==> flow/design.v (excerpt) <==
module compl_mul(
   input logic clk_i, 
   input logic srst_i,
   input logic signed [17:0]data_a_i_i,   
   input logic signed [17:0]data_a_q_i,   
   input logic signed [17:0]data_b_i_i,   
   input logic signed [17:0]data_b_q_i,   
   output  logic signed  [36:0]data_i_o,    
   output  logic signed [36:0]data_q_o     
   );
   logic signed [35:0] prod_ii, prod_iq, prod_qi, prod_qq;
   assign prod_ii = data_a_i_i * data_b_i_i;
   assign prod_qq = data_a_q_i * data_b_q_i;
   assign prod_iq = data_a_i_i * data_b_q_i;
   assign prod_qi = data_a_q_i * data_b_i_i;
   always_ff@(posedge clk_i) begin
       if(srst_i)begin
           data_i_o<=0;
           data_q_o<=0;
       end
       else begin
           data_i_o<=prod_ii-prod_qq;
           data_q_o<=prod_iq+prod_qi;
       end
   end
endmodule
clock: 6.55 ns
lec_check: 0
cap_margin: 20
core_aspect_ratio: 0.7
core_margin: 2
core_utilization: 72
cts_cluster_diameter: 347
cts_cluster_size: 92
place_density: 0.39
setup_slack_margin: 0.88
slew_margin: 20
tns_end_percent: 10
run.sh (not shown) runs the stock make flow with config.mk's settings and CLKGATE_MAP_FILE=.
The first run finished with negative setup slack left.
Then changed:
==> flow/config.mk (replaced) <==
export PLATFORM = sky130hd
export DESIGN_NAME = compl_mul
export DESIGN_NICKNAME = compl_mul
export VERILOG_FILES = /design/flow/design.v
export SDC_FILE = /design/flow/constraint.sdc
export NUM_CORES = 4
export LEC_CHECK = 0
export CAP_MARGIN = 35
export CORE_MARGIN = 2
export CORE_UTILIZATION = 72
export MAX_ROUTING_LAYER = met4
export SLEW_MARGIN = 20
==> flow/constraint.sdc (replaced) <==
create_clock -name core_clock -period 7.97 [get_ports {clk_i}]
set_input_delay 1.5940 -clock core_clock [delete_from_list [all_inputs] [get_ports {clk_i}]]
set_output_delay 1.5940 -clock core_clock [all_outputs]
set_load 0.01 [all_outputs]
This time the run stopped in 5_1_grt (ODB-0269).
Synthesized cell count does not change.
Die area hardly moves.
Synthesized area is unchanged.
Then changed:
--- a/flow/config.mk
+++ b/flow/config.mk
@@ -6,7 +6,6 @@
 export NUM_CORES = 4
 export LEC_CHECK = 0
-export CAP_MARGIN = 35
+export CAP_MARGIN = 20
 export CORE_MARGIN = 2
-export CORE_UTILIZATION = 72
-export MAX_ROUTING_LAYER = met4
+export CORE_UTILIZATION = 40
 export SLEW_MARGIN = 20
==> flow/constraint.sdc (replaced) <==
create_clock -name core_clock -period 11.8 [get_ports {clk_i}]
set_input_delay 2.3600 -clock core_clock [delete_from_list [all_inputs] [get_ports {clk_i}]]
set_output_delay 2.3600 -clock core_clock [all_outputs]
set_load 0.01 [all_outputs]
Outcome:
- The changed run produced a clean layout
- synthesized area does not change
- die size went up by 79%
- synthesized cell count is unchanged

---

compl_mul again, from the RTL that the note above started with.
Settings: LEC_CHECK=0, ABC_AREA=1, CAP_MARGIN=20, CELL_PAD_IN_SITES_DETAIL_PLACEMENT=0, CELL_PAD_IN_SITES_GLOBAL_PLACEMENT=0, CORE_MARGIN=2, CORE_UTILIZATION=71, CTS_CLUSTER_DIAMETER=60, GPL_TIMING_DRIVEN=1, PLACE_DENSITY_LB_ADDON=0.29, SETUP_SLACK_MARGIN=0.58, SLEW_MARGIN=20; clock period 5.7 ns.
The baseline did not get past 5_1_grt on GRT-0116.
Edit:
Settings changed: CELL_PAD_IN_SITES_DETAIL_PLACEMENT 0 to unset, CELL_PAD_IN_SITES_GLOBAL_PLACEMENT 0 to unset, CORE_UTILIZATION 71 to 44, CTS_CLUSTER_DIAMETER 60 to unset, GPL_TIMING_DRIVEN 1 to unset, PLACE_DENSITY_LB_ADDON 0.29 to unset, SETUP_SLACK_MARGIN 0.58 to unset.
Clock period 5.7 ns to 9.57 ns, I/O delays scaled along.
Outcome: Now the flow completed without violations. Synthesized area stays the same. Die size goes up by well over a third. Synthesized cell count does not change.
Edit:
Settings changed: ABC_AREA 1 to unset, CORE_UTILIZATION 44 to 66.
Clock period 9.57 ns to 8.0 ns, I/O delays scaled along.
What happened:
- This time the run ran to the end with violations: negative setup slack
- design area rises by a little under a tenth
- synthesized area falls by a few percent
- core utilization rises by 34 points
Edit:
Settings changed: CAP_MARGIN 20 to 30, CORE_UTILIZATION 66 to 72, CTS_CLUSTER_SIZE set to 37, MAX_ROUTING_LAYER set to met4, PLACE_DENSITY set to 0.67.
Effect:
- The new run did not get past 5_1_grt on ODB-0269
- die size decreases by about 8%
- synthesized cell count does not change
- area after synthesis stays the same

---

The RTL this note starts from:
==> flow/design.v <==
`timescale 1ns / 1ps
module compl_mul(
   input logic clk_i, 
   input logic srst_i,
   input logic signed [17:0]data_a_i_i,   
   input logic signed [17:0]data_a_q_i,   
   input logic signed [17:0]data_b_i_i,   
   input logic signed [17:0]data_b_q_i,   
   output  logic signed  [36:0]data_i_o,    
   output  logic signed [36:0]data_q_o     
   );
   logic signed [35:0] prod_ii, prod_iq, prod_qi, prod_qq;
   assign prod_ii = data_a_i_i * data_b_i_i;
   assign prod_qq = data_a_q_i * data_b_q_i;
   assign prod_iq = data_a_i_i * data_b_q_i;
   assign prod_qi = data_a_q_i * data_b_i_i;
   always_ff@(posedge clk_i) begin
       if(srst_i)begin
           data_i_o<=0;
           data_q_o<=0;
       end
       else begin
           data_i_o<=prod_ii-prod_qq;
           data_q_o<=prod_iq+prod_qi;
       end
   end
endmodule
Settings: LEC_CHECK=0, ABC_AREA=0, CAP_MARGIN=40, CORE_ASPECT_RATIO=0.98, CORE_MARGIN=2, CORE_UTILIZATION=55, CTS_CLUSTER_DIAMETER=194, GPL_ROUTABILITY_DRIVEN=0, GPL_TIMING_DRIVEN=0, HOLD_SLACK_MARGIN=0.05, MAX_ROUTING_LAYER=met4, MIN_ROUTING_LAYER=met1, SLEW_MARGIN=0, TNS_END_PERCENT=90; clock period 8.11 ns.
The starting point finished but fails on negative setup slack.
Rerun with:
==> flow/config.mk (replaced) <==
export PLATFORM = sky130hd
export DESIGN_NAME = compl_mul
export DESIGN_NICKNAME = compl_mul
export VERILOG_FILES = /design/flow/design.v
export SDC_FILE = /design/flow/constraint.sdc
export NUM_CORES = 4
export LEC_CHECK = 0
export CAP_MARGIN = 0
export CORE_MARGIN = 2
export CORE_UTILIZATION = 72
export MAX_ROUTING_LAYER = met4
export SLEW_MARGIN = 20
==> flow/constraint.sdc (replaced) <==
create_clock -name core_clock -period 7.97 [get_ports {clk_i}]
set_input_delay 1.5940 -clock core_clock [delete_from_list [all_inputs] [get_ports {clk_i}]]
set_output_delay 1.5940 -clock core_clock [all_outputs]
set_load 0.01 [all_outputs]
The new run aborted during 5_1_grt (ODB-0269).
Synthesized area stays the same.
Die size decreases by 23%.
Synthesized cell count is unchanged.
Rerun with:
--- a/flow/config.mk
+++ b/flow/config.mk
@@ -8 +8 @@
-export CAP_MARGIN = 0
+export CAP_MARGIN = 20
@@ -10 +10,2 @@
-export CORE_UTILIZATION = 72
+export CORE_UTILIZATION = 70
+export CTS_CLUSTER_SIZE = 37
==> flow/constraint.sdc (replaced) <==
create_clock -name core_clock -period 8.0 [get_ports {clk_i}]
set_input_delay 1.6000 -clock core_clock [delete_from_list [all_inputs] [get_ports {clk_i}]]
set_output_delay 1.6000 -clock core_clock [all_outputs]
set_load 0.01 [all_outputs]
Outcome:
- With this change the flow produced a layout that fails on negative setup slack
- area after synthesis stays the same
- die size rises by 2.8%
- synthesized cell count is unchanged
Rerun with:
--- a/flow/config.mk
+++ b/flow/config.mk
@@ -10,0 +11 @@
+export CTS_CLUSTER_DIAMETER = 332
@@ -12 +13 @@
-export MAX_ROUTING_LAYER = met4
+export HOLD_SLACK_MARGIN = 0.29
==> flow/constraint.sdc (replaced) <==
create_clock -name core_clock -period 7.28 [get_ports {clk_i}]
set_input_delay 1.4560 -clock core_clock [delete_from_list [all_inputs] [get_ports {clk_i}]]
set_output_delay 1.4560 -clock core_clock [all_outputs]
set_load 0.01 [all_outputs]
Effect:
- The changed run ran to the end with violations: negative setup slack
- synthesized area is unchanged
- die size does not change
- non-clock buffer count goes up by 116
- cell area goes up by 2.7%
